// axi_slave
module axi_slave #(
    parameter AXI_ID_WD   = 2,
    parameter AXI_DATA_WD = 32,
    parameter AXI_ADDR_WD = 32,
    parameter AXI_STRB_WD = 4
    )(
    input                      S_AXI_ACLK,
    input                      S_AXI_ARESETN,
    input  [AXI_ADDR_WD-1 : 0] S_AXI_AWADDR,
    input  [AXI_ID_WD-1   : 0] S_AXI_AWID,
    input  [1 : 0]             S_AXI_AWBURST,
    input  [2 : 0]             S_AXI_AWSIZE,
    input  [7 : 0]             S_AXI_AWLEN,
    input                      S_AXI_AWVALID,
    output                     S_AXI_AWREADY,
    input  [AXI_DATA_WD-1 : 0] S_AXI_WDATA,
    input  [AXI_STRB_WD-1 : 0] S_AXI_WSTRB,
    input                      S_AXI_WLAST,
    input                      S_AXI_WVALID,
    output                     S_AXI_WREADY,
    output [AXI_ID_WD-1   : 0] S_AXI_BID,
    output [1 : 0]             S_AXI_BRESP,
    output                     S_AXI_BVALID,
    input                      S_AXI_BREADY,
    input  [AXI_ADDR_WD-1 : 0] S_AXI_ARADDR,
    input  [AXI_ID_WD-1   : 0] S_AXI_ARID,
    input  [1 : 0]             S_AXI_ARBURST,
    input  [2 : 0]             S_AXI_ARSIZE,
    input  [7 : 0]             S_AXI_ARLEN,
    input                      S_AXI_ARVALID,
    output                     S_AXI_ARREADY,
    output [AXI_DATA_WD-1 : 0] S_AXI_RDATA,
    output                     S_AXI_RLAST,
    output [AXI_ID_WD-1   : 0] S_AXI_RID,
    output [1 : 0]             S_AXI_RRESP,
    output                     S_AXI_RVALID,
    input                      S_AXI_RREADY
    );
Size: about 4,500 cells after synthesis, about 2,100 flip-flops, roughly 180 I/O pins, ~0.086 sq mm of cells after synthesis.
make LEC_CHECK=0 CAP_MARGIN=20 CELL_PAD_IN_SITES_DETAIL_PLACEMENT=2 CELL_PAD_IN_SITES_GLOBAL_PLACEMENT=4 CORE_MARGIN=2 CORE_UTILIZATION=30 PLACE_DENSITY=0.5 SLEW_MARGIN=20 finish   # period 10.0 ns
run.sh (not shown) runs the stock make flow with config.mk's settings and CLKGATE_MAP_FILE=.
==> next run, changes <==
--- a/flow/config.mk
+++ b/flow/config.mk
@@ -7,8 +7,7 @@
 export LEC_CHECK = 0
 export CAP_MARGIN = 20
-export CELL_PAD_IN_SITES_DETAIL_PLACEMENT = 2
+export CELL_PAD_IN_SITES_DETAIL_PLACEMENT = 0
 export CELL_PAD_IN_SITES_GLOBAL_PLACEMENT = 4
 export CORE_MARGIN = 2
-export CORE_UTILIZATION = 30
-export PLACE_DENSITY = 0.5
+export CORE_UTILIZATION = 53
 export SLEW_MARGIN = 20
==> flow/constraint.sdc (replaced) <==
create_clock -name core_clock -period 4.92 [get_ports {S_AXI_ACLK}]
set_input_delay 0.9840 -clock core_clock [delete_from_list [all_inputs] [get_ports {S_AXI_ACLK}]]
set_output_delay 0.9840 -clock core_clock [all_outputs]
set_load 0.01 [all_outputs]
What happened: With this change the flow finished but fails on antenna violations, negative setup slack. Hold slack is about the same. Setup slack degrades by 1.8 ns. Critical path depth is higher by 2. Final cell count went down by 14%. Die size falls by 43%. Synthesized cell count does not change. Via count climbs by 4.2%. Wire length goes down by 20%. First-iteration DRC count is higher by 86%.

========
== willow ==
axi_slave again, from the RTL that the note above started with.
export LEC_CHECK = 0
export CAP_MARGIN = 5
export CELL_PAD_IN_SITES_DETAIL_PLACEMENT = 0
export CELL_PAD_IN_SITES_GLOBAL_PLACEMENT = 0
export CORE_MARGIN = 2
export CORE_UTILIZATION = 72
export CTS_CLUSTER_DIAMETER = 105
export CTS_CLUSTER_SIZE = 15
export HOLD_SLACK_MARGIN = -0.06
export PLACE_DENSITY = 0.61
export SLEW_MARGIN = 30
create_clock -name core_clock -period 4.76 [get_ports {S_AXI_ACLK}]
Finished, but not clean: willow, with negative setup slack.
Changes in lagoon relative to willow:
Settings: swapping 5 for 10 in CAP_MARGIN; clearing CELL_PAD_IN_SITES_GLOBAL_PLACEMENT, which used to be 0; clearing CELL_PAD_IN_SITES_DETAIL_PLACEMENT, which used to be 0; swapping 30 for 20 in SLEW_MARGIN; clearing HOLD_SLACK_MARGIN, which used to be -0.06; swapping 105 for 49 in CTS_CLUSTER_DIAMETER; clearing PLACE_DENSITY, which used to be 0.61; putting SETUP_SLACK_MARGIN at -0.08 where nothing was set.
In lagoon the implementation completed, yet the final layout does not meet the checks, the culprit being negative setup slack. Cell area ends up lower on willow. | layout-stage area growth over the synthesis result | lagoon vs willow | 1.3 points higher |. Summary of lagoon over willow: smallest setup slack after layout rose by 81 ps; area figure in the yosys stat output stayed essentially flat; post-route fraction of the period consumed by the critical path fell by 1.7 points; met2 wire length rose by about 1.3%. From lagoon to willow, height of the die did not move at all. lagoon ended with more power than willow. From willow to lagoon the numbers moved as follows: combinational fraction of design power down 0.5 points; worst hold path cell count flat; total of cells resized after clock tree synthesis up 82.
> inputs changed (lagoon -> cedar)
Settings: putting PLACE_DENSITY at 0.61 where nothing was set; swapping 49 for 88 in CTS_CLUSTER_DIAMETER; putting CELL_PAD_IN_SITES_GLOBAL_PLACEMENT at 0 where nothing was set; putting CELL_PAD_IN_SITES_DETAIL_PLACEMENT at 0 where nothing was set; swapping 20 for 40 in SLEW_MARGIN; clearing SETUP_SLACK_MARGIN, which used to be -0.08.
[summary]
cedar finished all stages; however, its layout fails the closing checks, the failures being negative setup slack. From cedar to lagoon, layout inverter count without the clock tree did not move at all. Looking only at power consumption, and setting everything else aside, the higher value of lagoon and cedar goes to lagoon. Compared with lagoon, cedar ends up with a smaller final cell area. When cedar is measured against lagoon, its final core area utilization turns out 0.61 points lower.
Input changes introduced in maple (baseline for comparison: cedar):
Settings: setting GPL_ROUTABILITY_DRIVEN to 1 for the first time; changing CAP_MARGIN from 10 to 5; setting HOLD_SLACK_MARGIN to -0.1 for the first time; removing PLACE_DENSITY (formerly 0.61); setting MIN_ROUTING_LAYER to met1 for the first time; changing CTS_CLUSTER_DIAMETER from 88 to 110; setting SETUP_SLACK_MARGIN to -0.26 for the first time; setting TNS_END_PERCENT to 65 for the first time.
## What came out
The met1 layer wirelength in the final routing on cedar is in line with that on maple.
maple: complete, dirty (negative setup slack)
Diff cedar -> maple: total power saw a decrease, number of stages on the worst hold path saw little to no change, leakage power figure saw a decrease.
maple vs cedar — count of non-filler cells in the finished layout dropped slightly
No activity file was given, so power comes from the tool's default toggle rates.
